`design/flow/design.v`:
```
module Registers  (
    input clk,
    input rst,
    input [31:0] in,
    output reg [31:0]  out
);
always @(posedge clk )
begin
    if(rst == 1'b1)
    begin
        out<=0;
    end
    else 
    begin
        out<=in;
    end
end
endmodule
module full_adder
(input i_bit1,input i_bit2, input i_carry,output o_sum,output o_carry);
wire g1,p1;
assign g1=i_bit1 & i_bit2;
assign p1=i_bit1 ^ i_bit2;
assign o_sum=p1 ^ i_carry;
assign o_carry = g1 | (p1&i_carry);
endmodule
module four_bit_adder(input [3:0] A,input [3:0]  B,input Cin,  output [3:0]  Sum,output   Cout);
    wire [3:0] C; 
    genvar i;
    generate
        for (i = 0; i < 4; i = i + 1) begin : loop
            full_adder FA(
                .i_bit1(A[i]),
                .i_bit2(B[i]),
                .i_carry(i == 0 ? Cin : C[i - 1]),
                .o_sum(Sum[i]),
                .o_carry(C[i])
            );
        end
    endgenerate
    assign Cout=C[3];
endmodule
module CSA  #(parameter N = 32)(input [N-1:0] A,input [N-1:0]  B,input Cin,  output [N-1:0]  Sum,output   Cout,output Overflow);
    wire [N-1:0] S0;
    wire [N-1:0] S1;
    wire [(N/4)-1:0] C0;
    wire [(N/4)-1:0] C1;
    wire [(N/4)-1:0] C;
    four_bit_adder A_inst(.A(A[3:0]),.B(B[3:0]),.Cin(Cin),.Sum(Sum[3:0]),.Cout(C[0])); 
    genvar i;
    generate
        for (i = 0; i < N/4-1; i = i + 1) begin : loop1
            four_bit_adder A0(
                .A(A[i*4+7:i*4+4]),
                .B(B[i*4+7:i*4+4]),
                .Cin(1'b0),
                .Sum(S0[i*4+7:i*4+4]),
                .Cout(C0[i+1])
            );
            four_bit_adder A1(
                .A(A[i*4+7:i*4+4]),
                .B(B[i*4+7:i*4+4]),
                .Cin(1'b1),
                .Sum(S1[i*4+7:i*4+4]),
                .Cout(C1[i+1])
            );
        end
    endgenerate
    genvar j;
    generate
    for (j = 0; j < N/4-1; j = j + 1) begin : loop2
        assign Sum[j*4+7:j*4+4] = C[j] ? S1[j*4+7:j*4+4] : S0[j*4+7:j*4+4];
        assign C[j+1] = C[j] ? C1[j+1] : C0[j+1];
    end
endgenerate
    assign Cout=C[(N/4)-1];
    assign Overflow=(A[N-1]==B[N-1]&&(A[N-1])!=Sum[N-1]);
endmodule
module normalizer
(input [23:0] A_mantissa,input [7:0] A_exponent, output  reg [22:0] O_mantissa ,output reg [7:0] O_exponent);
reg [23:0] temp_mantissa;
always @ (*)
begin 
    if(A_mantissa[23:0]==24'b000000000000000000000001)
    begin 
        temp_mantissa=A_mantissa<<23;
        O_exponent=A_exponent-23;
    end
    else if(A_mantissa[23:1]==23'b00000000000000000000001)
    begin 
        temp_mantissa=A_mantissa<<22;
        O_exponent=A_exponent-22;
    end
    else if(A_mantissa[23:2]==22'b0000000000000000000001)
    begin 
        temp_mantissa=A_mantissa<<21;
        O_exponent=A_exponent-21;
    end
    else if(A_mantissa[23:3]==21'b000000000000000000001)
    begin 
        temp_mantissa=A_mantissa<<20;
        O_exponent=A_exponent-20;
    end
    else if(A_mantissa[23:4]==20'b00000000000000000001)
    begin 
        temp_mantissa=A_mantissa<<19;
        O_exponent=A_exponent-19;
    end
    else if(A_mantissa[23:5]==19'b0000000000000000001)
    begin 
        temp_mantissa=A_mantissa<<18;
        O_exponent=A_exponent-18;
    end
    else if(A_mantissa[23:6]==18'b000000000000000001)
    begin 
        temp_mantissa=A_mantissa<<17;
        O_exponent=A_exponent-17;
    end
    else if(A_mantissa[23:7]==17'b00000000000000001)
    begin 
        temp_mantissa=A_mantissa<<16;
        O_exponent=A_exponent-16;
    end
    else if(A_mantissa[23:8]==16'b0000000000000001)
    begin 
        temp_mantissa=A_mantissa<<15;
        O_exponent=A_exponent-15;
    end
    else if(A_mantissa[23:9]==15'b000000000000001)
    begin 
        temp_mantissa=A_mantissa<<14;
        O_exponent=A_exponent-14;
    end
    else if(A_mantissa[23:10]==14'b00000000000001)
    begin 
        temp_mantissa=A_mantissa<<13;
        O_exponent=A_exponent-13;
    end
    else if(A_mantissa[23:11]==13'b0000000000001)
    begin 
        temp_mantissa=A_mantissa<<12;
        O_exponent=A_exponent-12;
    end
    else if(A_mantissa[23:12]==12'b000000000001)
    begin 
        temp_mantissa=A_mantissa<<11;
        O_exponent=A_exponent-11;
    end
    else if(A_mantissa[23:13]==11'b00000000001)
    begin 
        temp_mantissa=A_mantissa<<10;
        O_exponent=A_exponent-10;
    end
    else if(A_mantissa[23:14]==10'b0000000001)
    begin 
        temp_mantissa=A_mantissa<<9;
        O_exponent=A_exponent-9;
    end
    else if(A_mantissa[23:15]==9'b000000001)
    begin 
        temp_mantissa=A_mantissa<<8;
        O_exponent=A_exponent-8;
    end
    else if(A_mantissa[23:16]==8'b00000001)
    begin 
        temp_mantissa=A_mantissa<<7;
        O_exponent=A_exponent-7;
    end
    else if(A_mantissa[23:17]==7'b0000001)
    begin 
        temp_mantissa=A_mantissa<<6;
        O_exponent=A_exponent-6;
    end
    else if(A_mantissa[23:18]==6'b000001)
    begin 
        temp_mantissa=A_mantissa<<5;
        O_exponent=A_exponent-5;
    end
    else if(A_mantissa[23:19]==5'b00001)
    begin 
        temp_mantissa=A_mantissa<<4;
        O_exponent=A_exponent-4;
    end
    else if(A_mantissa[23:20]==4'b0001)
    begin 
        temp_mantissa=A_mantissa<<3;
        O_exponent=A_exponent-3;
    end
    else if(A_mantissa[23:21]==3'b001)
    begin 
        temp_mantissa=A_mantissa<<2;
        O_exponent=A_exponent-2;
    end
    else if(A_mantissa[23:22]==3'b01)
    begin 
        temp_mantissa=A_mantissa<<1;
        O_exponent=A_exponent-1;
    end
    else 
    begin
        temp_mantissa=A_mantissa;
        O_exponent=A_exponent;
    end 
O_mantissa=temp_mantissa[22:0];
end
endmodule
module FPA
(input [31:0] A, input [31:0] B, output [31:0] Sum,output Cout,output reg of);
reg  A_sign;
reg  B_sign;
reg  O_sign;
reg [7:0] A_exponent ;
reg [7:0] B_exponent ;
wire [7:0] O_exponent ;
reg [24:0] O_temp1_exponent ;
reg [24:0] O_temp2_exponent ;
reg [23:0] A_mantissa ;
reg [23:0] B_mantissa ;
reg [23:0] temp1_mantissa ;
reg [23:0] temp2_mantissa ;
reg [23:0] O_mantissa ;
reg [24:0] O_temp1_mantissa ;
reg [24:0] O_temp2_mantissa ;
reg [7:0] temp ;
wire [7:0] final_exponent ;
wire [22:0] final_mantissa ;
wire [7:0] pre_exponent ;
wire [22:0] pre_mantissa ;
reg [23:0] A_Adder ;
reg [23:0] B_Adder ;
wire [23:0] Sum_Adder ;
wire Cin ;
wire c ;
 CSA #(24) c1( A_Adder,B_Adder,Cin,Sum_Adder ,c ,overflow);
assign Cin=1'b0;
always @ (*)
begin
    A_sign=A[31];
    B_sign=B[31];
    A_exponent=A[30:23];
    B_exponent=B[30:23];
    A_mantissa = {1'b1,A[22:0]};
    B_mantissa ={1'b1,B[22:0]};
    if(A_exponent > B_exponent ) begin
        temp=A_exponent-B_exponent;
        O_temp1_exponent=A_exponent;
        B_mantissa=B_mantissa>>temp;
    end
    else if (A_exponent < B_exponent )begin
        temp=B_exponent-A_exponent;
        O_temp1_exponent=B_exponent;
        temp1_mantissa=A_mantissa>>temp;
        A_mantissa=temp1_mantissa;
    end
    else 
    begin
        O_temp1_exponent=A_exponent;
    end
    if(A_sign == B_sign )
    begin
        A_Adder=A_mantissa;
        B_Adder=B_mantissa;
        O_sign=A_sign;
        O_temp1_mantissa={c,Sum_Adder};
    end
     else 
    begin
        if(A_sign==1'b1)
        begin
            temp1_mantissa=~A_mantissa+1'b1;
            temp2_mantissa=B_mantissa;
            A_Adder=temp1_mantissa;
            B_Adder=temp2_mantissa;
            O_temp2_mantissa={c,Sum_Adder};
            if(A_mantissa>= B_mantissa)
            begin 
                O_temp1_mantissa=~O_temp2_mantissa+1;
                O_temp1_mantissa[24]=1'b0;
            end
            else
            begin 
                O_temp1_mantissa=O_temp2_mantissa;
                O_temp1_mantissa[24]=1'b0;
            end
        end
        else 
        begin
            temp1_mantissa=A_mantissa;
            temp2_mantissa=~B_mantissa+1'b1;
            A_Adder=temp1_mantissa;
            B_Adder=temp2_mantissa;
            O_temp2_mantissa={c,Sum_Adder};
            if(A_mantissa <= B_mantissa)
            begin 
                O_temp1_mantissa=~O_temp2_mantissa+1;
                O_temp1_mantissa[24]=1'b0;
            end
            else
            begin 
                O_temp1_mantissa=O_temp2_mantissa;
                O_temp1_mantissa[24]=1'b0;
            end
        end
        if(A_mantissa>B_mantissa)
            O_sign=A_sign;
        else if(A_mantissa<B_mantissa)
            O_sign=B_sign;
        else
        begin
            O_sign=1'b0;
        end
    end
    if(O_temp1_mantissa[24]==1'b1)
    begin
        O_temp2_exponent=O_temp1_exponent+25'd1;
        O_mantissa=O_temp1_mantissa[24:1];
        if(O_mantissa == 23'd0 &  O_temp1_exponent== A_exponent & O_temp1_exponent== B_exponent )
            begin
                O_temp1_exponent=23'd0;
            end
        else
            O_temp1_exponent=O_temp2_exponent;
    end else
    begin
        O_mantissa=O_temp1_mantissa[23:0];
        if(O_mantissa == 23'd0 &  O_temp1_exponent== A_exponent & O_temp1_exponent== B_exponent )
            begin
                O_temp1_exponent=23'd0;
            end
   end 
end
assign O_exponent=O_temp1_exponent;
normalizer N_instance( O_mantissa, O_exponent, pre_mantissa , pre_exponent);
always @ (*)
begin
    if(pre_exponent == 8'd255  || A[30:23] == 8'd255  || B[30:23] == 8'd255)
        of=1'b1;
    else
        of=1'b0;
end
assign final_exponent = of ? 8'd0 : pre_exponent;
assign final_mantissa = of ? 23'd0 : pre_mantissa;
assign Sum={O_sign & ~of,final_exponent,final_mantissa};
assign Cout=O_temp1_mantissa[24];
endmodule
module FPA_final (
input clk,
input rst,
input [31 : 0] in1,
input [31 : 0] in2,
output [31 : 0] OUT
);
wire [31 : 0]A;
wire [31 : 0]B;
wire [31 : 0]C;
Registers operand1_reg (clk,rst, in1, A);
Registers operand2_reg (clk, rst, in2, B);
FPA B1 ( .A(A), .B(B), .Sum(C), .Cout(), .of());
Registers output_reg (clk,rst, C, OUT);
endmodule
```
`design/flow/config.mk`:
```
export PLATFORM = sky130hd
export DESIGN_NAME = FPA_final
export DESIGN_NICKNAME = FPA_final
export VERILOG_FILES = /design/flow/design.v
export SDC_FILE = /design/flow/constraint.sdc
export NUM_CORES = 4
export LEC_CHECK = 0
export ABC_AREA = 1
export CAP_MARGIN = 20
export CORE_ASPECT_RATIO = 0.78
export CORE_MARGIN = 9
export CORE_UTILIZATION = 50
export CTS_CLUSTER_SIZE = 23
export GPL_TIMING_DRIVEN = 0
export HOLD_SLACK_MARGIN = 0.05
export MAX_ROUTING_LAYER = met4
export MIN_ROUTING_LAYER = met2
export PLACE_DENSITY_LB_ADDON = 0.25
export SLEW_MARGIN = 20
export TNS_END_PERCENT = 20
```
`design/flow/constraint.sdc`:
```
create_clock -name core_clock -period 20.0 [get_ports {clk}]
set_input_delay 4.0000 -clock core_clock [delete_from_list [all_inputs] [get_ports {clk}]]
set_output_delay 4.0000 -clock core_clock [all_outputs]
set_load 0.01 [all_outputs]
```
`design/flow/run.sh`:
```
#!/bin/bash
# the make line also repeats each setting of config.mk as NAME=value (left out here)
make -C /OpenROAD-flow-scripts/flow DESIGN_CONFIG=/design/flow/config.mk WORK_HOME=/design/flow/orfs CLKGATE_MAP_FILE= finish
```
==> out/metrics.cfg, run 1 <==
[clock_tree]
postCtsSetupBuffers = 0
root_buffer = clkbuf_16
clock_path_buffers = 2
cts_made_buffers = 9
cts_hold_buf = 0
h-tree-depth = 3
clock-sinks = 96
cts-resized-gates = 0

[synth]
topCellsByArea = nand2_1, dfxtp_1, inv_1
mux_share = 0
yosysSeqAreaShare = 0.121
yosys.area_share.simple = 0.378
yosysTopAreaCell = nand2_1
numSynthFlops = 96
ff_type = dfxtp_1
ys_sh_adder = 0.0817
ys_cells = 2845
enable_flop_cells = 0
synth_warnings = 4
logic_family = simple AND/OR/NAND/NOR gates
syn_inst = 2845
ys_area_um2 = 15900
avgSynthCellArea_um2 = 5.60
yosys.cell_count.top_type = nand2_1
ys_async_sr_fraction = 0
top_area_frac = 0.166
syn_nets = 3003
xor_area_frac = 0.0538
yosys.cell_types.count = 67
syn_area_um2 = 15900
compound_area_frac = 0.220
common_cells = nand2_1, inv_1, nor2_1, o21ai_0, nand3_1

[floorplanning]
die_h_um = 176
core_um2 = 31200
floorplan.core_util = 0.510
rows = 57
die_area_um2 = 38700
ioPinCount = 98
dieWidth_um = 220

[run_status]
status = aborted with a tool error
firstError = [ERROR GRT-0116] Global routing finished with congestion. Check the congestion regions in the DRC Viewer.
stop_stage = global routing (5_1_grt)

[placed_design]
hpwl_um = 57000
gp_congestion = 1.31
port_buffers = 97

[global_route]
grt.overflow.total = 601
grt_usage = 0.750

routing by layer:
layer / track usage / GRT overflow
met5: - / -
met1: - / -
met4: 0.413 / 22
met2: 0.760 / 11
met3: 0.942 / 568
per-stage QoR:
stage	instances	utilization	instance area, µm²	worst slack, ns
3_5_place_dp	3355	0.558	17400	0.958
2_1_floorplan	2845	-	15900	4.40
3_3_place_gp	3355	0.558	17400	1.19
4_1_cts	3370	0.569	17800	0.935
==> run 2: changes to the inputs <==
- ABC_AREA: 1 -> default
- CORE_ASPECT_RATIO: 0.78 -> default
- CORE_MARGIN: 9 -> 2
- CORE_UTILIZATION: 50 -> 72
- CTS_CLUSTER_DIAMETER: default -> 25
- CTS_CLUSTER_SIZE: 23 -> 30
- GPL_TIMING_DRIVEN: 0 -> default
- HOLD_SLACK_MARGIN: 0.05 -> default
- MAX_ROUTING_LAYER: met4 -> default
- MIN_ROUTING_LAYER: met2 -> default
- PLACE_DENSITY_LB_ADDON: 0.25 -> 0.19
- SETUP_SLACK_MARGIN: default -> 2.53
- TNS_END_PERCENT: 20 -> default
- clock period: 20.0 -> 8.78 ns (I/O delays scaled with it)
==> run 2 against run 1 <==
The flow stops in detailed placement (3_5_place_dp). Synthesized cell count decreased by 16%. Die area shrank 38%. Synthesized area grew 2.7%.
==> out/metrics.cfg, run 2 <==
[floorplanning]
floorplan.core_util = 0.727  ; was 0.510
ioPinCount = 98  ; unchanged
dieWidth_um = 155  ; was 220 µm
die_area_um2 = 23900  ; was 38700 µm²
rows = 55  ; was 57
die_h_um = 155  ; was 176 µm
core_um2 = 22500  ; was 31200 µm²

[run_status]
firstError = [ERROR DPL-0038] Utilization greater than 100%, impossible to legalize  ; was [ERROR GRT-0116] Global routing finished with congestion. Check the congestion regions in the DRC Viewer.
stop_stage = detailed placement (3_5_place_dp)  ; was global routing (5_1_grt)
status = aborted with a tool error  ; unchanged

[synth]
yosys.cell_types.count = 103  ; was 67
ys_async_sr_fraction = 0  ; unchanged
ys_cells = 2385  ; was 2845
yosysSeqAreaShare = 0.117  ; was 0.121
numSynthFlops = 96  ; unchanged
synth_warnings = 4  ; unchanged
top_area_frac = 0.117  ; was 0.166
enable_flop_cells = 0  ; unchanged
yosys.area_share.simple = 0.285  ; was 0.378
yosys.cell_count.top_type = nand2_1  ; unchanged
logic_family = AND-OR/OR-AND gates  ; was simple AND/OR/NAND/NOR gates
ys_sh_adder = 0.0795  ; was 0.0817
ys_area_um2 = 16400  ; was 15900 µm²
syn_nets = 2543  ; was 3003
ff_type = dfxtp_1  ; unchanged
compound_area_frac = 0.334  ; was 0.220
avgSynthCellArea_um2 = 6.86  ; was 5.60 µm²
topCellsByArea = dfxtp_1, nand2_1, a21oi_1  ; was nand2_1, dfxtp_1, inv_1
syn_area_um2 = 16400  ; was 15900 µm²
xor_area_frac = 0.0578  ; was 0.0538
syn_inst = 2385  ; was 2845
mux_share = 0.0537  ; was 0
common_cells = nand2_1, nor2_1, a21oi_1, clkbuf_1, o21ai_0  ; was nand2_1, inv_1, nor2_1, o21ai_0, nand3_1
yosysTopAreaCell = dfxtp_1  ; was nand2_1

[placed_design]
port_buffers = 97  ; unchanged
gp_congestion = 1.36  ; was 1.31

run 2: stage by stage:
| step | hold slack (ns) | setup slack (ns) | instance area [µm²] | power [mW] |
|---|---|---|---|---|
| global placement | 0.778 | -6.18 | 23300 | 5.87 |
| floorplan | 0.567 | -6.18 | 16600 | 3.53 |
==> run 3: changes to the inputs <==
- CORE_UTILIZATION: 72 -> 58
- CTS_CLUSTER_DIAMETER: 25 -> default
- CTS_CLUSTER_SIZE: 30 -> default
- PLACE_DENSITY_LB_ADDON: 0.19 -> default
- SETUP_SLACK_MARGIN: 2.53 -> -0.93
- clock period: 8.78 -> 15.4 ns (I/O delays scaled with it)
==> run 3 against run 2 <==
Synthesized area unchanged. Synthesized cell count is the same. Die area grew 23%. Now fails the layout checks on setup timing.
==> out/metrics.cfg, run 3 <==
[run_status]
status = finished with violations  ; was aborted with a tool error
violations = setup timing

[sta]
fin_ws_ns = -0.591
clock.fmax_mhz = 62.5
fin_crit_ns = 15.99
skew_ns = 0.0110
period_used_share = 1.04
finalHoldViolations = 0
maxSlewHeadroom = 0.170
setup_viol = 32
slew_violations = 0
holdWs_ns = 0.925
tightest_slew_ns = 1.23
rsz0062_at_grt = yes

[cells_and_area]
final_nets = 2869
fill_cells = 2331
syn_to_final_growth_pct = 25.7

[synth]
avgSynthCellArea_um2 = 6.86  ; unchanged
yosys.cell_types.count = 103  ; unchanged
ff_type = dfxtp_1  ; unchanged
yosys.area_share.simple = 0.285  ; unchanged
enable_flop_cells = 0  ; unchanged
xor_area_frac = 0.0578  ; unchanged
yosysSeqAreaShare = 0.117  ; unchanged
ys_sh_adder = 0.0795  ; unchanged
ys_area_um2 = 16400  ; unchanged
mux_share = 0.0537  ; unchanged
syn_nets = 2543  ; unchanged
synth_warnings = 4  ; unchanged
ys_async_sr_fraction = 0  ; unchanged
yosys.cell_count.top_type = nand2_1  ; unchanged
yosysTopAreaCell = dfxtp_1  ; unchanged
top_area_frac = 0.117  ; unchanged
compound_area_frac = 0.334  ; unchanged
common_cells = nand2_1, nor2_1, a21oi_1, clkbuf_1, o21ai_0  ; unchanged
syn_inst = 2385  ; unchanged
ys_cells = 2385  ; unchanged
topCellsByArea = dfxtp_1, nand2_1, a21oi_1  ; unchanged
numSynthFlops = 96  ; unchanged
syn_area_um2 = 16400  ; unchanged
logic_family = AND-OR/OR-AND gates  ; unchanged

[power]
pwr-share-clk = 0.066
p_switching_mw = 2.05
sw_frac_of_total = 0.571
power_density_nw_per_um2 = 175
power_leader = combinational logic
power_combinational_mw = 3.04
total_power_mw = 3.59
p_comb_frac = 0.847
ir_worst_vdd_v = 0.000124
leakagePower_nw = 8.24
p_seq_mw = 0.313
p_clk_mw = 0.238
pwr-share-seq = 0.087
internal_power_mw = 1.54

[clock_tree]
clock_latency_ns = 0.38
clkTransAtPathRegs_ns = 0.08
cts_tree = built
root_buffer = clkbuf_16
cts_hold_buf = 0
cts_made_buffers = 9
clock-sinks = 96
h-tree-depth = 3
clock_path_buffers = 2

[drt]
vias = 22566
routed_wl_um = 78200
dr.pass1.iters = 14
drt_iter0_drc = 5069
wire_per_inst_um = 25.2
via_per_inst = 7.28
drtAntennaViolNets = 0
drc_errors = 0

[min_path]
worstHoldEndpoint = output_reg.out[27]
holdCritStartpoint = operand2_reg.out[29]
worstHoldPathCells = 5
worstHoldPathType = reg -> reg

[setup_path]
critPathCapture = output_reg.out[24]
reg2reg_from = operand2_reg.out[23]
worstPathArrival_ns = 16.25
worstReg2RegEnd = output_reg.out[24]
endpoint_kind = flip-flop
worst_ep_required_time_ns = 15.66
worstRegToRegCells = 61
critPathKind = reg -> reg
startpoint_type = flip-flop
r2r_slack_ns = -0.59
slowest_delay_ns = 0.51
path_buffers = 7
crit_path_start = operand2_reg.out[23]
critPathSlowestCell = or4_1
crit_top_cell = fa_1
cp_top_family = adder cells
critPathMaxFanout = 13
cp.depth = 61

[global_route]
grt_pass1_wl_um = 116000
use_met2 = 0.734
antenna_found_initial = 3
gr-max-usage-layer = met2
grt_use_met3 = 0.226
grt_max_degree = 66
grt_usage = 0.514
grt.overflow.total = 0
gr-usage-met1 = 0.650
grt_pass1_vias = 20107

[floorplanning]
ioPinCount = 98  ; unchanged
die_h_um = 172  ; was 155 µm
die_area_um2 = 29600  ; was 23900 µm²
core_um2 = 27800  ; was 22500 µm²
dieWidth_um = 172  ; was 155 µm
rows = 61  ; was 55
floorplan.core_util = 0.589  ; was 0.727

[job]
max-cap-violations = 0
warnings = 57

[placed_design]
gp_congestion = 1.17  ; was 1.36
hpwl_um = 60100
port_buffers = 97  ; unchanged

run 3: layout make-up:
| cell class | count | area (µm²) | share of cell area |
|---|---|---|---|
| antenna | 4 | 10.0 | 0.000487 |
| timing repair buffer | 511 | 4140 | 0.201 |
| clock inverter | 7 | 81.3 | 0.00395 |
| tap | 378 | 473 | 0.0230 |
| multi-input combinational | 2012 | 13400 | 0.652 |
| sequential | 96 | 1920 | 0.0935 |
| clock buffer | 9 | 225 | 0.0110 |
| inverter | 81 | 308 | 0.0150 |
run 3: through the flow:
step,cells,setup TNS (ns),area (µm²),utilization,worst slack (ns)
CTS,3088,-22.42,20400,0.733,-0.804
finish,3098,-16.21,20600,0.740,-0.591
detailed placement,3072,-20.74,20100,0.722,-0.742
global route,3094,-33.02,20600,0.740,-1.11
floorplan,2385,-26.00,16400,-,-0.927
global placement,3072,-13.95,20100,0.722,-0.495
run 3: repair_timing:
| item | in CTS | in global routing |
|---|---|---|
| endpoints found under the setup margin | 0 | 32 |
| buffers inserted | 0 | 7 |
| resized | 0 | 40 |
run 3: routing by layer:
metal  up-vias  wire, µm
li1       9610         -
met4         4      5530
met3       488     13700
met5         -        65
met1     10330     28400
met2      2134     30400
==> run 4: changes to the inputs <==
- CAP_MARGIN: 20 -> 40
- CELL_PAD_IN_SITES_GLOBAL_PLACEMENT: default -> 1
- CORE_ASPECT_RATIO: default -> 0.5
- CORE_UTILIZATION: 58 -> 24
- CTS_CLUSTER_DIAMETER: default -> 382
- CTS_CLUSTER_SIZE: default -> 19
- PLACE_DENSITY: default -> 0.41
- SETUP_SLACK_MARGIN: -0.93 -> default
- TNS_END_PERCENT: default -> 5
- clock period: 15.4 -> 22.0 ns (I/O delays scaled with it)
==> run 4 against run 3 <==
Flip-flop count stayed put. The run now finishes clean. Highest routed layer unchanged. Register-to-register slack improved by 3.0 ns. Routed wire length is 18% higher. Largest cell class unchanged. Synthesized cell count did not move.
==> out/metrics.cfg, run 4 <==
[drt]
wire_per_inst_um = 27.7  ; was 25.2 µm
vias = 19321  ; was 22566
drtAntennaViolNets = 0  ; unchanged
routed_wl_um = 92000  ; was 78200 µm
drt_iter0_drc = 2150  ; was 5069
via_per_inst = 5.82  ; was 7.28
drc_errors = 0  ; unchanged
diodes = 0  ; was 4
dr.pass1.iters = 8  ; was 14

[sta]
finalHoldViolations = 0  ; unchanged
fin_crit_ns = 19.60  ; was 15.99 ns
maxSlewHeadroom = 0.341  ; was 0.170
holdWs_ns = 0.957  ; was 0.925 ns
period_used_share = 0.891  ; was 1.04
skew_ns = 0.0148  ; was 0.0110 ns
slew_violations = 0  ; unchanged
clock.fmax_mhz = 51.0  ; was 62.5 MHz
setup-tns-final_ns = 0  ; was -16.21 ns
rsz0062_at_grt = no  ; was yes
setup_viol = 0  ; was 32
tightest_slew_ns = 0.981  ; was 1.23 ns

[setup_path]
critPathMaxFanout = 48  ; was 13
startpoint_type = flip-flop  ; unchanged
worstRegToRegCells = 62  ; was 61
crit_path_start = operand1_reg.out[23]  ; was operand2_reg.out[23]
worst_ep_required_time_ns = 22.26  ; was 15.66 ns
worstPathArrival_ns = 19.86  ; was 16.25 ns
path_buffers = 10  ; was 7
cp_top_family = adder cells  ; unchanged
endpoint_kind = flip-flop  ; unchanged
critPathKind = reg -> reg  ; unchanged
slowest_delay_ns = 0.76  ; was 0.51 ns
reg2reg_from = operand1_reg.out[23]  ; was operand2_reg.out[23]
critPathCapture = output_reg.out[13]  ; was output_reg.out[24]
critPathSlowestCell = fa_1  ; was or4_1
r2r_slack_ns = 2.40  ; was -0.59 ns
cp.depth = 62  ; was 61
worstReg2RegEnd = output_reg.out[13]  ; was output_reg.out[24]
crit_top_cell = fa_1  ; unchanged

[floorplanning]
ioPinCount = 98  ; unchanged
die_h_um = 189  ; was 172 µm
rows = 67  ; was 61
die_area_um2 = 70400  ; was 29600 µm²
dieWidth_um = 373  ; was 172 µm
floorplan.core_util = 0.243  ; was 0.589
core_um2 = 67200  ; was 27800 µm²

[synth]
mux_share = 0.0537  ; unchanged
yosys.area_share.simple = 0.285  ; unchanged
logic_family = AND-OR/OR-AND gates  ; unchanged
top_area_frac = 0.117  ; unchanged
syn_nets = 2543  ; unchanged
yosysTopAreaCell = dfxtp_1  ; unchanged
ys_async_sr_fraction = 0  ; unchanged
avgSynthCellArea_um2 = 6.86  ; unchanged
yosys.cell_count.top_type = nand2_1  ; unchanged
common_cells = nand2_1, nor2_1, a21oi_1, clkbuf_1, o21ai_0  ; unchanged
ys_area_um2 = 16400  ; unchanged
numSynthFlops = 96  ; unchanged
synth_warnings = 4  ; unchanged
topCellsByArea = dfxtp_1, nand2_1, a21oi_1  ; unchanged
yosys.cell_types.count = 103  ; unchanged
syn_area_um2 = 16400  ; unchanged
ys_sh_adder = 0.0795  ; unchanged
ys_cells = 2385  ; unchanged
compound_area_frac = 0.334  ; unchanged
xor_area_frac = 0.0578  ; unchanged
syn_inst = 2385  ; unchanged
yosysSeqAreaShare = 0.117  ; unchanged
ff_type = dfxtp_1  ; unchanged
enable_flop_cells = 0  ; unchanged

[placed_design]
port_buffers = 97  ; unchanged
gp_congestion = 0.913  ; was 1.17
hpwl_um = 71300  ; was 60100 µm

[power]
p_clk_mw = 0.170  ; was 0.238 mW
internal_power_mw = 0.899  ; was 1.54 mW
pwr-share-clk = 0.073  ; was 0.066
power_leader = combinational logic  ; unchanged
sw_frac_of_total = 0.614  ; was 0.571
leakagePower_nw = 6.81  ; was 8.24 nW
power_density_nw_per_um2 = 124  ; was 175 nW/µm²
p_seq_mw = 0.217  ; was 0.313 mW
p_comb_frac = 0.834  ; was 0.847
pwr-share-seq = 0.093  ; was 0.087
power_combinational_mw = 1.94  ; was 3.04 mW
ir_worst_vdd_v = 0.0000508  ; was 0.000124 V
p_switching_mw = 1.43  ; was 2.05 mW

[clock_tree]
root_buffer = clkbuf_16  ; unchanged
clock_latency_ns = 0.42  ; was 0.38 ns
clock_path_buffers = 2  ; unchanged
clock-sinks = 96  ; unchanged
cts_made_buffers = 9  ; unchanged
postCtsSetupBuffers = 0  ; unchanged
h-tree-depth = 3  ; unchanged
cts_tree = built  ; unchanged
clkTransAtPathRegs_ns = 0.08  ; about the same
cts-resized-gates = 0  ; unchanged
cts_hold_buf = 0  ; unchanged

[global_route]
grt_pass1_wl_um = 135000  ; was 116000 µm
antenna_found_initial = 2  ; was 3
grt_usage = 0.255  ; was 0.514
grt_pass1_vias = 18330  ; was 20107
grt.overflow.total = 0  ; unchanged
grt_max_degree = 66  ; unchanged

[cells_and_area]
syn_to_final_growth_pct = 15.1  ; was 25.7%
final_nets = 2575  ; was 2869
postLayoutCoreUtil = 0.280  ; was 0.740

[min_path]
worstHoldPathCells = 3  ; was 5
holdCritStartpoint = operand1_reg.out[31]  ; was operand2_reg.out[29]
worstHoldPathType = reg -> reg  ; unchanged
worstHoldEndpoint = output_reg.out[31]  ; was output_reg.out[27]

[run_status]
status = finished clean  ; was finished with violations

[job]
warnings = 54  ; was 57
max-cap-violations = 0  ; unchanged

-- run 4: layout make-up --
type | count | area (µm²)
multi-input cells | 2012 | 13300
fillers | 7607 | 48400
well taps | 897 | 1120
inverters | 81 | 304
clock inverters | 7 | 78.8
repair buffers | 217 | 1880
flip-flops and latches | 96 | 1920
clock buffers | 9 | 225
-- run 4: metrics by stage --
stage / worst slack (ns) / power, mW / instance area (µm²) / instances
after floorplan: 5.38 / 1.39 / 16400 / 2385
after global placement: 2.21 / 2.13 / 18400 / 3283
after detailed placement: 2.60 / 2.11 / 18500 / 3301
after CTS: 2.49 / 2.29 / 18800 / 3317
after global routing: 1.40 / 2.47 / 18800 / 3319
final: 2.40 / 2.33 / 18800 / 3319
-- run 4: routing by layer --
layer | vias up | global-route usage | wire length [µm]
met5 | - | 0 | 7
met4 | 2 | 0.0550 | 1650
met3 | 93 | 0.0279 | 4990
met2 | 744 | 0.402 | 40200
met1 | 9470 | 0.373 | 45100
li1 | 9012 | - | -
==> run 5: changes to the inputs <==
- CAP_MARGIN: 40 -> 20
- CELL_PAD_IN_SITES_GLOBAL_PLACEMENT: 1 -> default
- CORE_ASPECT_RATIO: 0.5 -> default
- CORE_UTILIZATION: 24 -> 40
- CTS_CLUSTER_DIAMETER: 382 -> default
- CTS_CLUSTER_SIZE: 19 -> default
- PLACE_DENSITY: 0.41 -> default
- SETUP_SLACK_MARGIN: default -> 3.2
- TNS_END_PERCENT: 5 -> default
- clock period: 22.0 -> 11.1 ns (I/O delays scaled with it)
==> run 5 against run 4 <==
Now fails the layout checks on setup timing. Die area decreased by 40%. Clock skew is 0.0031 ns lower. Synthesized cell count unchanged. Final cell count increased by 13%. Flip-flop count unchanged. Final area up 35%. Synthesized area unchanged. Combinational power went up to 2.6 times the previous value. First-iteration DRC count up 65%. Clock-buffer cell count unchanged. Hold slack better by 0.028 ns.
==> out/metrics.cfg, run 5 <==
[setup_path]
cp.depth = 72  ; was 62
reg2reg_from = operand1_reg.out[23]  ; unchanged
crit_top_cell = fa_2  ; was fa_1
worst_ep_required_time_ns = 11.43  ; was 22.26 ns
critPathKind = reg -> reg  ; unchanged
worstRegToRegCells = 72  ; was 62
startpoint_type = flip-flop  ; unchanged
critPathCapture = output_reg.out[21]  ; was output_reg.out[13]
critPathSlowestCell = fa_2  ; was fa_1
slowest_delay_ns = 0.56  ; was 0.76 ns
endpoint_kind = flip-flop  ; unchanged
worstReg2RegEnd = output_reg.out[21]  ; was output_reg.out[13]
crit_path_start = operand1_reg.out[23]  ; unchanged
path_buffers = 24  ; was 10
r2r_slack_ns = -4.20  ; was 2.40 ns
cp_top_family = adder cells  ; unchanged
worstPathArrival_ns = 15.63  ; was 19.86 ns
critPathMaxFanout = 6  ; was 48

[sta]
tightest_slew_ns = 0.871  ; was 0.981 ns
slew_violations = 0  ; unchanged
period_used_share = 1.38  ; was 0.891
finalHoldViolations = 0  ; unchanged
fin_ws_ns = -4.20  ; was 2.40 ns
skew_ns = 0.0117  ; was 0.0148 ns
setup_viol = 32  ; was 0
maxSlewHeadroom = 0.418  ; was 0.341
fin_crit_ns = 15.30  ; was 19.60 ns
clock.fmax_mhz = 65.4  ; was 51.0 MHz
rsz0062_at_grt = yes  ; was no

[drt]
wire_per_inst_um = 24.6  ; was 27.7 µm
drc_errors = 0  ; unchanged
routed_wl_um = 92200  ; was 92000 µm
drtAntennaViolNets = 0  ; unchanged
dr.pass1.iters = 10  ; was 8
via_per_inst = 6.34  ; was 5.82
vias = 23777  ; was 19321
diodes = 0  ; unchanged
drt_iter0_drc = 3548  ; was 2150

[synth]
mux_share = 0.0537  ; unchanged
ys_area_um2 = 16400  ; unchanged
syn_nets = 2543  ; unchanged
ys_async_sr_fraction = 0  ; unchanged
syn_inst = 2385  ; unchanged
numSynthFlops = 96  ; unchanged
xor_area_frac = 0.0578  ; unchanged
ys_sh_adder = 0.0795  ; unchanged
yosysSeqAreaShare = 0.117  ; unchanged
yosysTopAreaCell = dfxtp_1  ; unchanged
common_cells = nand2_1, nor2_1, a21oi_1, clkbuf_1, o21ai_0  ; unchanged
topCellsByArea = dfxtp_1, nand2_1, a21oi_1  ; unchanged
enable_flop_cells = 0  ; unchanged
ys_cells = 2385  ; unchanged
ff_type = dfxtp_1  ; unchanged
avgSynthCellArea_um2 = 6.86  ; unchanged
syn_area_um2 = 16400  ; unchanged
logic_family = AND-OR/OR-AND gates  ; unchanged
yosys.cell_types.count = 103  ; unchanged
synth_warnings = 4  ; unchanged
top_area_frac = 0.117  ; unchanged
compound_area_frac = 0.334  ; unchanged
yosys.cell_count.top_type = nand2_1  ; unchanged
yosys.area_share.simple = 0.285  ; unchanged

[clock_tree]
clock_latency_ns = 0.40  ; was 0.42 ns
cts_hold_buf = 0  ; unchanged
h-tree-depth = 3  ; unchanged
root_buffer = clkbuf_16  ; unchanged
clock-sinks = 96  ; unchanged
cts_made_buffers = 9  ; unchanged
cts_tree = built  ; unchanged
clkTransAtPathRegs_ns = 0.08  ; about the same
clock_path_buffers = 2  ; unchanged

[global_route]
grt_usage = 0.428  ; was 0.255
grt_pass1_vias = 22583  ; was 18330
antenna_found_initial = 1  ; was 2
grt_pass1_wl_um = 138000  ; was 135000 µm
grt.overflow.total = 0  ; unchanged
grt_max_degree = 65  ; was 66

[power]
ir_worst_vdd_v = 0.000146  ; was 0.0000508 V
p_clk_mw = 0.370  ; was 0.170 mW
power_density_nw_per_um2 = 232  ; was 124 nW/µm²
pwr-share-clk = 0.063  ; was 0.073
p_comb_frac = 0.864  ; was 0.834
power_leader = combinational logic  ; unchanged
p_seq_mw = 0.429  ; was 0.217 mW
pwr-share-seq = 0.073  ; was 0.093
leakagePower_nw = 10.8  ; was 6.81 nW
p_switching_mw = 3.09  ; was 1.43 mW
sw_frac_of_total = 0.526  ; was 0.614
internal_power_mw = 2.78  ; was 0.899 mW
power_combinational_mw = 5.08  ; was 1.94 mW

[placed_design]
place_inst = 3679  ; was 3301
port_buffers = 97  ; unchanged
gp_congestion = 1.09  ; was 0.913
hpwl_um = 74500  ; was 71300 µm

[min_path]
worstHoldEndpoint = output_reg.out[31]  ; unchanged
worstHoldPathCells = 3  ; unchanged
worstHoldPathType = reg -> reg  ; unchanged
holdCritStartpoint = operand2_reg.out[31]  ; was operand1_reg.out[31]

[run_status]
status = finished with violations  ; was finished clean
violations = setup timing

[job]
warnings = 57  ; was 54
max-cap-violations = 0  ; unchanged

[floorplanning]
ioPinCount = 98  ; unchanged
die_h_um = 206  ; was 189 µm
floorplan.core_util = 0.403  ; was 0.243
rows = 74  ; was 67
die_area_um2 = 42500  ; was 70400 µm²
core_um2 = 40600  ; was 67200 µm²
dieWidth_um = 206  ; was 373 µm

[cells_and_area]
syn_to_final_growth_pct = 54.9  ; was 15.1%
layoutNonFillerInstCount = 3748  ; was 3319
postLayoutCoreUtil = 0.624  ; was 0.280
fill_cells = 3740  ; was 7607
final_nets = 3370  ; was 2575

## run 5: timing repair
item	in CTS	in global routing
endpoints found under the hold margin	0	0
pin swaps	20	13
buffers inserted	39	13
gates resized	106	56
endpoints found under the setup margin	32	32
gates cloned	1	1
## run 5: through the flow
| step | power [mW] | TNS [ns] | setup slack (ns) | hold WS (ns) | area (µm²) |
|---|---|---|---|---|---|
| 5_1_grt | 6.13 | -146.49 | -4.63 | 0.988 | 25300 |
| 3_5_place_dp | 5.07 | -152.22 | -4.80 | 0.911 | 23900 |
| 3_3_place_gp | 5.04 | -139.59 | -4.41 | 0.903 | 23900 |
| 4_1_cts | 5.60 | -125.44 | -4.01 | 0.950 | 25000 |
| 2_1_floorplan | 2.79 | -119.52 | -3.86 | 0.567 | 16600 |
| 6_report | 5.88 | -130.58 | -4.20 | 0.986 | 25300 |
## run 5: cell type report
| class | count | area (µm²) | share of cell area |
|---|---|---|---|
| Sequential cell | 96 | 1930 | 0.0763 |
| Inverter | 81 | 323 | 0.0127 |
| Multi-Input combinational cell | 2013 | 14100 | 0.557 |
| Clock inverter | 6 | 97.6 | 0.00385 |
| Clock buffer | 9 | 225 | 0.00889 |
| Tap cell | 532 | 666 | 0.0263 |
| Timing Repair Buffer | 1011 | 7980 | 0.315 |
## run 5: routing by layer
layer  up-vias  routed length, µm  GRT usage
met5         -                  0          0
met4         0               4550      0.181
met3       330              11800      0.128
met2      1667              37400      0.624
met1     11180              38400      0.581
li1      10600                  -          -
==> run 6: changes to the inputs <==
- CORE_UTILIZATION: 40 -> 72
- CTS_CLUSTER_SIZE: default -> 30
- PLACE_DENSITY_LB_ADDON: default -> 0.19
- SETUP_SLACK_MARGIN: 3.2 -> default
- clock period: 11.1 -> 9.68 ns (I/O delays scaled with it)
==> run 6 against run 5 <==
The run now fails in detailed placement (3_5_place_dp). Synthesized area unchanged. Synthesized cell count did not move. Die area is 44% lower.
==> out/metrics.cfg, run 6 <==
[synth]
yosys.cell_count.top_type = nand2_1  ; unchanged
logic_family = AND-OR/OR-AND gates  ; unchanged
ys_async_sr_fraction = 0  ; unchanged
ff_type = dfxtp_1  ; unchanged
topCellsByArea = dfxtp_1, nand2_1, a21oi_1  ; unchanged
yosysSeqAreaShare = 0.117  ; unchanged
common_cells = nand2_1, nor2_1, a21oi_1, clkbuf_1, o21ai_0  ; unchanged
ys_area_um2 = 16400  ; unchanged
numSynthFlops = 96  ; unchanged
synth_warnings = 4  ; unchanged
mux_share = 0.0537  ; unchanged
xor_area_frac = 0.0578  ; unchanged
yosys.area_share.simple = 0.285  ; unchanged
syn_nets = 2543  ; unchanged
ys_cells = 2385  ; unchanged
enable_flop_cells = 0  ; unchanged
ys_sh_adder = 0.0795  ; unchanged
top_area_frac = 0.117  ; unchanged
avgSynthCellArea_um2 = 6.86  ; unchanged
syn_inst = 2385  ; unchanged
yosysTopAreaCell = dfxtp_1  ; unchanged
compound_area_frac = 0.334  ; unchanged
syn_area_um2 = 16400  ; unchanged
yosys.cell_types.count = 103  ; unchanged

[floorplanning]
core_um2 = 22500  ; was 40600 µm²
dieWidth_um = 155  ; was 206 µm
ioPinCount = 98  ; unchanged
die_h_um = 155  ; was 206 µm
die_area_um2 = 23900  ; was 42500 µm²
rows = 55  ; was 74
floorplan.core_util = 0.727  ; was 0.403

[run_status]
status = aborted with a tool error  ; was finished with violations
stop_stage = detailed placement (3_5_place_dp)
firstError = [ERROR DPL-0038] Utilization greater than 100%, impossible to legalize

[placed_design]
port_buffers = 97  ; unchanged
gp_congestion = 1.34  ; was 1.09

## run 6: per-stage QoR
step | instance area, µm² | total power [mW] | hold WS, ns | worst slack [ns]
global placement | 23300 | 5.31 | 0.770 | -5.29
floorplan | 16600 | 3.20 | 0.567 | -5.28
==> run 7: changes to the inputs <==
- CAP_MARGIN: 20 -> 40
- CELL_PAD_IN_SITES_GLOBAL_PLACEMENT: default -> 1
- CORE_ASPECT_RATIO: default -> 0.5
- CORE_UTILIZATION: 72 -> 60
- CTS_CLUSTER_DIAMETER: default -> 254
- CTS_CLUSTER_SIZE: 30 -> 98
- HOLD_SLACK_MARGIN: default -> 0.3
- PLACE_DENSITY: default -> 0.41
- PLACE_DENSITY_LB_ADDON: 0.19 -> default
- SETUP_SLACK_MARGIN: default -> 1.27
- TNS_END_PERCENT: default -> 5
- clock period: 9.68 -> 22.0 ns (I/O delays scaled with it)
==> run 7 against run 6 <==
Now clean on timing, DRC and antenna. Synthesized area did not move. Die area rose by 20%. Synthesized cell count did not move.
==> out/metrics.cfg, run 7 <==
[floorplanning]
dieWidth_um = 238  ; was 155 µm
die_area_um2 = 28700  ; was 23900 µm²
die_h_um = 121  ; was 155 µm
floorplan.core_util = 0.614  ; was 0.727
core_um2 = 26600  ; was 22500 µm²
ioPinCount = 98  ; unchanged
rows = 42  ; was 55

[power]
p_comb_frac = 0.821
power_leader = combinational logic
ir_worst_vdd_v = 0.0000655
leakagePower_nw = 6.58
pwr-share-clk = 0.079
internal_power_mw = 0.881
p_seq_mw = 0.217
power_combinational_mw = 1.77
p_clk_mw = 0.170
p_switching_mw = 1.28
pwr-share-seq = 0.100
sw_frac_of_total = 0.592
power_density_nw_per_um2 = 121

[setup_path]
r2r_slack_ns = 2.30
crit_path_start = operand1_reg.out[23]
slowest_delay_ns = 0.72
critPathMaxFanout = 47
worstReg2RegEnd = output_reg.out[13]
path_buffers = 9
critPathKind = reg -> reg
cp_top_family = adder cells
startpoint_type = flip-flop
reg2reg_from = operand1_reg.out[23]
worstRegToRegCells = 63
worst_ep_required_time_ns = 22.23
endpoint_kind = flip-flop
critPathSlowestCell = or3_1
worstPathArrival_ns = 19.93
crit_top_cell = fa_1
cp.depth = 63
critPathCapture = output_reg.out[13]

[cells_and_area]
final_nets = 2528
fill_cells = 2413
layoutNonFillerInstCount = 2726
syn_to_final_growth_pct = 8.86
postLayoutCoreUtil = 0.668
logic_area_um2 = 13300
flop_area_um2 = 1920

[job]
warnings = 58
max-cap-violations = 0

[drt]
drt_iter0_drc = 4269
wire_per_inst_um = 24.1
vias = 20036
via_per_inst = 7.35
drc_errors = 0
drtAntennaViolNets = 0
routed_wl_um = 65600
diodes = 0
dr.pass1.iters = 13

[sta]
setup-tns-final_ns = 0
finalHoldViolations = 0
fin_ws_ns = 2.30
setup_viol = 0
tightest_slew_ns = 1.07
slew_violations = 0
skew_ns = 0.0113
clock.fmax_mhz = 50.8
maxSlewHeadroom = 0.279
period_used_share = 0.895
holdWs_ns = 0.917
fin_crit_ns = 19.70
rsz0062_at_grt = no

[synth]
synth_warnings = 4  ; unchanged
topCellsByArea = dfxtp_1, nand2_1, a21oi_1  ; unchanged
yosys.cell_count.top_type = nand2_1  ; unchanged
top_area_frac = 0.117  ; unchanged
common_cells = nand2_1, nor2_1, a21oi_1, clkbuf_1, o21ai_0  ; unchanged
ys_sh_adder = 0.0795  ; unchanged
syn_area_um2 = 16400  ; unchanged
yosys.cell_types.count = 103  ; unchanged
logic_family = AND-OR/OR-AND gates  ; unchanged
xor_area_frac = 0.0578  ; unchanged
ys_async_sr_fraction = 0  ; unchanged
avgSynthCellArea_um2 = 6.86  ; unchanged
yosysSeqAreaShare = 0.117  ; unchanged
mux_share = 0.0537  ; unchanged
enable_flop_cells = 0  ; unchanged
ff_type = dfxtp_1  ; unchanged
numSynthFlops = 96  ; unchanged
ys_area_um2 = 16400  ; unchanged
yosys.area_share.simple = 0.285  ; unchanged
compound_area_frac = 0.334  ; unchanged
syn_nets = 2543  ; unchanged
syn_inst = 2385  ; unchanged
yosysTopAreaCell = dfxtp_1  ; unchanged
ys_cells = 2385  ; unchanged

[placed_design]
gp_congestion = 1.19  ; was 1.34
place_inst = 2705
hpwl_um = 48500
pre_cts_slack_ns = 2.80
port_buffers = 97  ; unchanged

[clock_tree]
cts-resized-gates = 0
clock_latency_ns = 0.39
h-tree-depth = 3
cts_hold_buf = 0
root_buffer = clkbuf_16
cts_made_buffers = 9
clkTransAtPathRegs_ns = 0.08
clock_path_buffers = 2
cts_tree = built
clock-sinks = 96
postCtsSetupBuffers = 0

[min_path]
worstHoldPathCells = 2
worstHoldPathType = reg -> reg
holdCritStartpoint = operand1_reg.out[31]
worstHoldEndpoint = output_reg.out[31]

[global_route]
use_met2 = 0.649
gr-max-usage-layer = met2
antenna_found_initial = 0
grt_usage = 0.450
gr-usage-met1 = 0.603
grt_use_met3 = 0.163
grt_max_degree = 66
grt.overflow.total = 0
grt_pass1_wl_um = 102000
grt_pass1_vias = 17459

[run_status]
status = finished clean  ; was aborted with a tool error

## run 7: final cells by class
cell class,instances,share of cell area
clock buffers,10,0.0134
clock inverters,5,0.00358
inverters,81,0.0171
multi-input cells,2012,0.746
flip-flops and latches,96,0.108
well taps,352,0.0247
repair buffers,170,0.0873
## run 7: metal layers
layer  wire length (µm)  share of wire
met5                  0              0
met4               3700          0.056
met3               9820           0.15
met2              25900           0.39
met1              26200           0.40
## run 7: through the flow
step | power, mW | cell area, µm²
floorplan | 1.39 | 16400
global placement | 1.85 | 17300
global route | 2.25 | 17800
detailed placement | 1.87 | 17500
CTS | 2.04 | 17800
finish | 2.16 | 17800
==> run 8: changes to the inputs <==
- ABC_AREA: default -> 0
- CAP_MARGIN: 40 -> 20
- CELL_PAD_IN_SITES_GLOBAL_PLACEMENT: 1 -> default
- CORE_ASPECT_RATIO: 0.5 -> default
- CORE_UTILIZATION: 60 -> 72
- CTS_CLUSTER_DIAMETER: 254 -> 208
- CTS_CLUSTER_SIZE: 98 -> 30
- HOLD_SLACK_MARGIN: 0.3 -> default
- MAX_ROUTING_LAYER: default -> met4
- PLACE_DENSITY: 0.41 -> default
- PLACE_DENSITY_LB_ADDON: default -> 0.19
- SETUP_SLACK_MARGIN: 1.27 -> 2.55
- TNS_END_PERCENT: 5 -> default
- clock period: 22.0 -> 8.78 ns (I/O delays scaled with it)
==> run 8 against run 7 <==
Die area fell by 17%. Synthesized cell count did not move. Synthesized area did not move. The flow now stops in detailed placement (3_5_place_dp).
==> out/metrics.cfg, run 8 <==
[run_status]
status = aborted with a tool error  ; was finished clean
stop_stage = detailed placement (3_5_place_dp)
firstError = [ERROR DPL-0038] Utilization greater than 100%, impossible to legalize

[synth]
ys_cells = 2385  ; unchanged
ys_async_sr_fraction = 0  ; unchanged
xor_area_frac = 0.0578  ; unchanged
top_area_frac = 0.117  ; unchanged
compound_area_frac = 0.334  ; unchanged
ys_sh_adder = 0.0795  ; unchanged
common_cells = nand2_1, nor2_1, a21oi_1, clkbuf_1, o21ai_0  ; unchanged
topCellsByArea = dfxtp_1, nand2_1, a21oi_1  ; unchanged
yosysSeqAreaShare = 0.117  ; unchanged
syn_area_um2 = 16400  ; unchanged
yosys.cell_count.top_type = nand2_1  ; unchanged
synth_warnings = 4  ; unchanged
ff_type = dfxtp_1  ; unchanged
yosys.cell_types.count = 103  ; unchanged
syn_nets = 2543  ; unchanged
syn_inst = 2385  ; unchanged
enable_flop_cells = 0  ; unchanged
ys_area_um2 = 16400  ; unchanged
yosysTopAreaCell = dfxtp_1  ; unchanged
avgSynthCellArea_um2 = 6.86  ; unchanged
mux_share = 0.0537  ; unchanged
numSynthFlops = 96  ; unchanged
yosys.area_share.simple = 0.285  ; unchanged
logic_family = AND-OR/OR-AND gates  ; unchanged

[floorplanning]
core_um2 = 22500  ; was 26600 µm²
rows = 55  ; was 42
die_h_um = 155  ; was 121 µm
ioPinCount = 98  ; unchanged
floorplan.core_util = 0.727  ; was 0.614
dieWidth_um = 155  ; was 238 µm
die_area_um2 = 23900  ; was 28700 µm²

[placed_design]
gp_congestion = 1.39  ; was 1.19
port_buffers = 97  ; unchanged

==> run 8: through the flow <==
step / power, mW / cells / area (µm²) / worst slack [ns]
after floorplan: 3.53 / 2385 / 16600 / -6.18
after global placement: 5.87 / 3404 / 23300 / -6.18
==> run 9: changes to the inputs <==
- ABC_AREA: 0 -> default
- CORE_UTILIZATION: 72 -> 31
- CTS_CLUSTER_DIAMETER: 208 -> default
- CTS_CLUSTER_SIZE: 30 -> default
- MAX_ROUTING_LAYER: met4 -> default
- PLACE_DENSITY_LB_ADDON: 0.19 -> default
- SETUP_SLACK_MARGIN: 2.55 -> default
- clock period: 8.78 -> 32.6 ns (I/O delays scaled with it)
==> run 9 against run 8 <==
The run now finishes clean. Synthesized cell count did not move. Die area rose by 130%. Synthesized area did not move.
==> out/metrics.cfg, run 9 <==
[cells_and_area]
syn_to_final_growth_pct = 11.2
fill_cells = 5676
postLayoutCoreUtil = 0.348
layoutNonFillerInstCount = 3065
flop_area_um2 = 1920
final_nets = 2530
logic_area_um2 = 13300
fin_area_um2 = 18200

[power]
p_clk_mw = 0.113
ir_worst_vdd_v = 0.0000443
total_power_mw = 1.47
leakagePower_nw = 6.57
power_combinational_mw = 1.21
p_comb_frac = 0.823
p_switching_mw = 0.880
power_leader = combinational logic
internal_power_mw = 0.590
power_density_nw_per_um2 = 80.8
p_seq_mw = 0.147
pwr-share-seq = 0.100
pwr-share-clk = 0.077
sw_frac_of_total = 0.599

[synth]
numSynthFlops = 96  ; unchanged
yosysTopAreaCell = dfxtp_1  ; unchanged
ys_async_sr_fraction = 0  ; unchanged
ff_type = dfxtp_1  ; unchanged
logic_family = AND-OR/OR-AND gates  ; unchanged
mux_share = 0.0537  ; unchanged
xor_area_frac = 0.0578  ; unchanged
compound_area_frac = 0.334  ; unchanged
topCellsByArea = dfxtp_1, nand2_1, a21oi_1  ; unchanged
avgSynthCellArea_um2 = 6.86  ; unchanged
yosysSeqAreaShare = 0.117  ; unchanged
yosys.area_share.simple = 0.285  ; unchanged
ys_sh_adder = 0.0795  ; unchanged
enable_flop_cells = 0  ; unchanged
top_area_frac = 0.117  ; unchanged
yosys.cell_count.top_type = nand2_1  ; unchanged
ys_cells = 2385  ; unchanged
syn_area_um2 = 16400  ; unchanged
syn_inst = 2385  ; unchanged
common_cells = nand2_1, nor2_1, a21oi_1, clkbuf_1, o21ai_0  ; unchanged
synth_warnings = 4  ; unchanged
ys_area_um2 = 16400  ; unchanged
syn_nets = 2543  ; unchanged
yosys.cell_types.count = 103  ; unchanged

[setup_path]
path_buffers = 8
crit_path_start = operand1_reg.out[26]
critPathCapture = output_reg.out[15]
crit_top_cell = fa_1
critPathMaxFanout = 36
worstRegToRegCells = 60
cp.depth = 60
worst_ep_required_time_ns = 32.85
worstReg2RegEnd = output_reg.out[15]
critPathSlowestCell = clkinv_1
slowest_delay_ns = 0.78
worstPathArrival_ns = 20.11
endpoint_kind = flip-flop
critPathKind = reg -> reg
r2r_slack_ns = 12.74
cp_top_family = adder cells
startpoint_type = flip-flop
reg2reg_from = operand1_reg.out[26]

[global_route]
antenna_found_initial = 0
grt_usage = 0.274
grt_max_degree = 66
grt_pass1_wl_um = 115000
grt.overflow.total = 0
grt_pass1_vias = 18580

[sta]
maxSlewHeadroom = 0.201
clock.fmax_mhz = 50.3
skew_ns = 0.0103
finalHoldViolations = 0
rsz0062_at_grt = no
fin_ws_ns = 12.74
setup-tns-final_ns = 0
setup_viol = 0
fin_crit_ns = 19.86
holdWs_ns = 0.837
period_used_share = 0.609
tightest_slew_ns = 1.19
slew_violations = 0

[job]
max-cap-violations = 0
warnings = 54

[clock_tree]
cts_hold_buf = 0
clock_latency_ns = 0.40
cts_tree = built
clkTransAtPathRegs_ns = 0.08
postCtsSetupBuffers = 0
clock-sinks = 96
cts-resized-gates = 0
h-tree-depth = 3
root_buffer = clkbuf_16
cts_made_buffers = 9
clock_path_buffers = 2

[drt]
routed_wl_um = 76600
dr.pass1.iters = 9
wire_per_inst_um = 25.0
drtAntennaViolNets = 0
drc_errors = 0
drt_iter0_drc = 3026
vias = 20043
diodes = 0
via_per_inst = 6.54

[min_path]
worstHoldPathType = reg -> reg
worstHoldPathCells = 2
worstHoldEndpoint = output_reg.out[31]
holdCritStartpoint = operand2_reg.out[31]

[floorplanning]
die_area_um2 = 54600  ; was 23900 µm²
die_h_um = 234  ; was 155 µm
floorplan.core_util = 0.313  ; was 0.727
rows = 84  ; was 55
ioPinCount = 98  ; unchanged
core_um2 = 52300  ; was 22500 µm²
dieWidth_um = 234  ; was 155 µm

[run_status]
status = finished clean  ; was aborted with a tool error

[placed_design]
gp_congestion = 1.02  ; was 1.39
pre_cts_slack_ns = 13.08
dpl-instance-area_um2 = 17900
port_buffers = 97  ; unchanged
hpwl_um = 58400
place_inst = 3048

[run 9: routing by layer]
layer	part of all wire	up-vias	track usage
met5	0	-	0
met4	0.039	0	0.106
met3	0.12	215	0.0677
met2	0.41	1448	0.404
met1	0.42	9476	0.381
li1	-	8904	-
[run 9: final cells by class]
class,count,area share
multi-input combinational,2012,0.730
sequential,96,0.106
timing repair buffer,172,0.0842
tap,688,0.0473
inverter,81,0.0167
clock buffer,10,0.0131
clock inverter,6,0.00309
==> run 10: changes to the inputs <==
- ABC_AREA: default -> 1
- CAP_MARGIN: 20 -> 30
- CELL_PAD_IN_SITES_DETAIL_PLACEMENT: default -> 0
- CORE_UTILIZATION: 31 -> 39
- CTS_CLUSTER_SIZE: default -> 46
- GPL_ROUTABILITY_DRIVEN: default -> 1
- HOLD_SLACK_MARGIN: default -> 0.03
- MAX_ROUTING_LAYER: default -> met4
- PLACE_DENSITY_LB_ADDON: default -> 0.28
- SETUP_SLACK_MARGIN: default -> -2.0
- clock period: 32.6 -> 22.3 ns (I/O delays scaled with it)
==> run 10 against run 9 <==
Global-route usage grew 4.2 points. Clock power rose by 48%. Maximum frequency is 4.1% higher. Final cell count increased by 11%. Critical path depth is 38 higher. Power rose by 97%. Hold slack got worse by 0.15 ns. Critical path type unchanged. Largest cell class unchanged. Highest routed layer unchanged.
==> out/metrics.cfg, run 10 <==
[run_status]
status = finished clean  ; unchanged

[synth]
ys_sh_adder = 0.0817  ; was 0.0795
common_cells = nand2_1, inv_1, nor2_1, o21ai_0, nand3_1  ; was nand2_1, nor2_1, a21oi_1, clkbuf_1, o21ai_0
yosysTopAreaCell = nand2_1  ; was dfxtp_1
compound_area_frac = 0.220  ; was 0.334
syn_inst = 2845  ; was 2385
yosys.cell_types.count = 67  ; was 103
top_area_frac = 0.166  ; was 0.117
numSynthFlops = 96  ; unchanged
ff_type = dfxtp_1  ; unchanged
yosys.area_share.simple = 0.378  ; was 0.285
syn_nets = 3003  ; was 2543
yosys.cell_count.top_type = nand2_1  ; unchanged
synth_warnings = 4  ; unchanged
syn_area_um2 = 15900  ; was 16400 µm²
ys_area_um2 = 15900  ; was 16400 µm²
mux_share = 0  ; was 0.0537
enable_flop_cells = 0  ; unchanged
ys_cells = 2845  ; was 2385
xor_area_frac = 0.0538  ; was 0.0578
yosysSeqAreaShare = 0.121  ; was 0.117
logic_family = simple AND/OR/NAND/NOR gates  ; was AND-OR/OR-AND gates
avgSynthCellArea_um2 = 5.60  ; was 6.86 µm²
topCellsByArea = nand2_1, dfxtp_1, inv_1  ; was dfxtp_1, nand2_1, a21oi_1
ys_async_sr_fraction = 0  ; unchanged

[floorplanning]
ioPinCount = 98  ; unchanged
die_area_um2 = 42500  ; was 54600 µm²
floorplan.core_util = 0.393  ; was 0.313
rows = 74  ; was 84
die_h_um = 206  ; was 234 µm
dieWidth_um = 206  ; was 234 µm
core_um2 = 40600  ; was 52300 µm²

[min_path]
worstHoldEndpoint = output_reg.out[31]  ; unchanged
worstHoldPathType = reg -> reg  ; unchanged
worstHoldPathCells = 2  ; unchanged
holdCritStartpoint = operand2_reg.out[31]  ; unchanged

[sta]
rsz0062_at_grt = no  ; unchanged
period_used_share = 0.856  ; was 0.609
fin_crit_ns = 19.08  ; was 19.86 ns
fin_ws_ns = 3.22  ; was 12.74 ns
setup-tns-final_ns = 0  ; unchanged
slew_violations = 0  ; unchanged
tightest_slew_ns = 0.958  ; was 1.19 ns
maxSlewHeadroom = 0.356  ; was 0.201
setup_viol = 0  ; unchanged
finalHoldViolations = 0  ; unchanged
skew_ns = 0.0165  ; was 0.0103 ns
clock.fmax_mhz = 52.4  ; was 50.3 MHz

[drt]
diodes = 0  ; unchanged
via_per_inst = 5.70  ; was 6.54
routed_wl_um = 66200  ; was 76600 µm
drt_iter0_drc = 2301  ; was 3026
drtAntennaViolNets = 0  ; unchanged
drc_errors = 0  ; unchanged
dr.pass1.iters = 8  ; was 9
vias = 19318  ; was 20043
wire_per_inst_um = 19.5  ; was 25.0 µm

[placed_design]
gp_congestion = 1.03  ; was 1.02
pre_cts_slack_ns = 3.66  ; was 13.08 ns
hpwl_um = 52100  ; was 58400 µm
dpl-instance-area_um2 = 17200  ; was 17900 µm²
port_buffers = 97  ; unchanged

[cells_and_area]
fill_cells = 4529  ; was 5676
fin_area_um2 = 17500  ; was 18200 µm²
syn_to_final_growth_pct = 9.65  ; was 11.2%
final_nets = 3009  ; was 2530

[clock_tree]
cts_made_buffers = 9  ; unchanged
cts_hold_buf = 0  ; unchanged
h-tree-depth = 3  ; unchanged
postCtsSetupBuffers = 0  ; unchanged
cts-resized-gates = 0  ; unchanged
clock_path_buffers = 2  ; unchanged
clock_latency_ns = 0.39  ; was 0.40 ns
cts_tree = built  ; unchanged
clock-sinks = 96  ; unchanged
root_buffer = clkbuf_16  ; unchanged
clkTransAtPathRegs_ns = 0.08  ; about the same

[setup_path]
cp.depth = 98  ; was 60
path_buffers = 12  ; was 8
slowest_delay_ns = 0.55  ; was 0.78 ns
cp_top_family = adder cells  ; unchanged
r2r_slack_ns = 3.22  ; was 12.74 ns
crit_path_start = operand1_reg.out[23]  ; was operand1_reg.out[26]
critPathMaxFanout = 45  ; was 36
reg2reg_from = operand1_reg.out[23]  ; was operand1_reg.out[26]
worstPathArrival_ns = 19.34  ; was 20.11 ns
critPathCapture = output_reg.out[13]  ; was output_reg.out[15]
worst_ep_required_time_ns = 22.56  ; was 32.85 ns
endpoint_kind = flip-flop  ; unchanged
critPathKind = reg -> reg  ; unchanged
startpoint_type = flip-flop  ; unchanged
crit_top_cell = nand2_1  ; was fa_1
worstReg2RegEnd = output_reg.out[13]  ; was output_reg.out[15]
worstRegToRegCells = 98  ; was 60
critPathSlowestCell = fa_1  ; was clkinv_1

[job]
max-cap-violations = 0  ; unchanged
warnings = 54  ; unchanged

[power]
p_clk_mw = 0.167  ; was 0.113 mW
power_combinational_mw = 2.51  ; was 1.21 mW
p_seq_mw = 0.218  ; was 0.147 mW
internal_power_mw = 1.04  ; was 0.590 mW
leakagePower_nw = 8.33  ; was 6.57 nW
power_density_nw_per_um2 = 166  ; was 80.8 nW/µm²
p_comb_frac = 0.867  ; was 0.823
p_switching_mw = 1.86  ; was 0.880 mW
sw_frac_of_total = 0.640  ; was 0.599
power_leader = combinational logic  ; unchanged
pwr-share-clk = 0.058  ; was 0.077
total_power_mw = 2.90  ; was 1.47 mW
ir_worst_vdd_v = 0.0000863  ; was 0.0000443 V
pwr-share-seq = 0.075  ; was 0.100

[global_route]
grt.overflow.total = 0  ; unchanged
antenna_found_initial = 0  ; unchanged
grt_max_degree = 67  ; was 66
grt_pass1_wl_um = 102000  ; was 115000 µm
grt_usage = 0.316  ; was 0.274
grt_pass1_vias = 17733  ; was 18580

-- run 10: per-layer routing --
metal | global-route usage | part of all wire | wire length [µm] | up-vias
li1 | - | - | - | 9268
met1 | 0.407 | 0.42 | 27900 | 8830
met2 | 0.497 | 0.45 | 29800 | 1055
met3 | 0.0386 | 0.084 | 5580 | 165
met4 | 0.138 | 0.044 | 2920 | 0
met5 | - | 0 | 0 | -
-- run 10: layout make-up --
class / count / area [µm²] / area share
Inverter: 459 / 1730 / 0.0988
Timing Repair Buffer: 123 / 1160 / 0.0663
Clock buffer: 9 / 225 / 0.0129
Sequential cell: 96 / 1920 / 0.110
Tap cell: 532 / 666 / 0.0381
Multi-Input combinational cell: 2162 / 11700 / 0.669
Clock inverter: 7 / 86.3 / 0.00494
-- run 10: stage by stage --
step / utilization / hold WS (ns) / instances
after floorplan: - / 0.513 / 2845
after global placement: 0.423 / 0.643 / 3370
after detailed placement: 0.423 / 0.644 / 3372
after CTS: 0.431 / 0.700 / 3388
after global routing: 0.431 / 0.711 / 3388
final: 0.431 / 0.690 / 3388
No activity file was given, so power comes from the tool's default toggle rates.
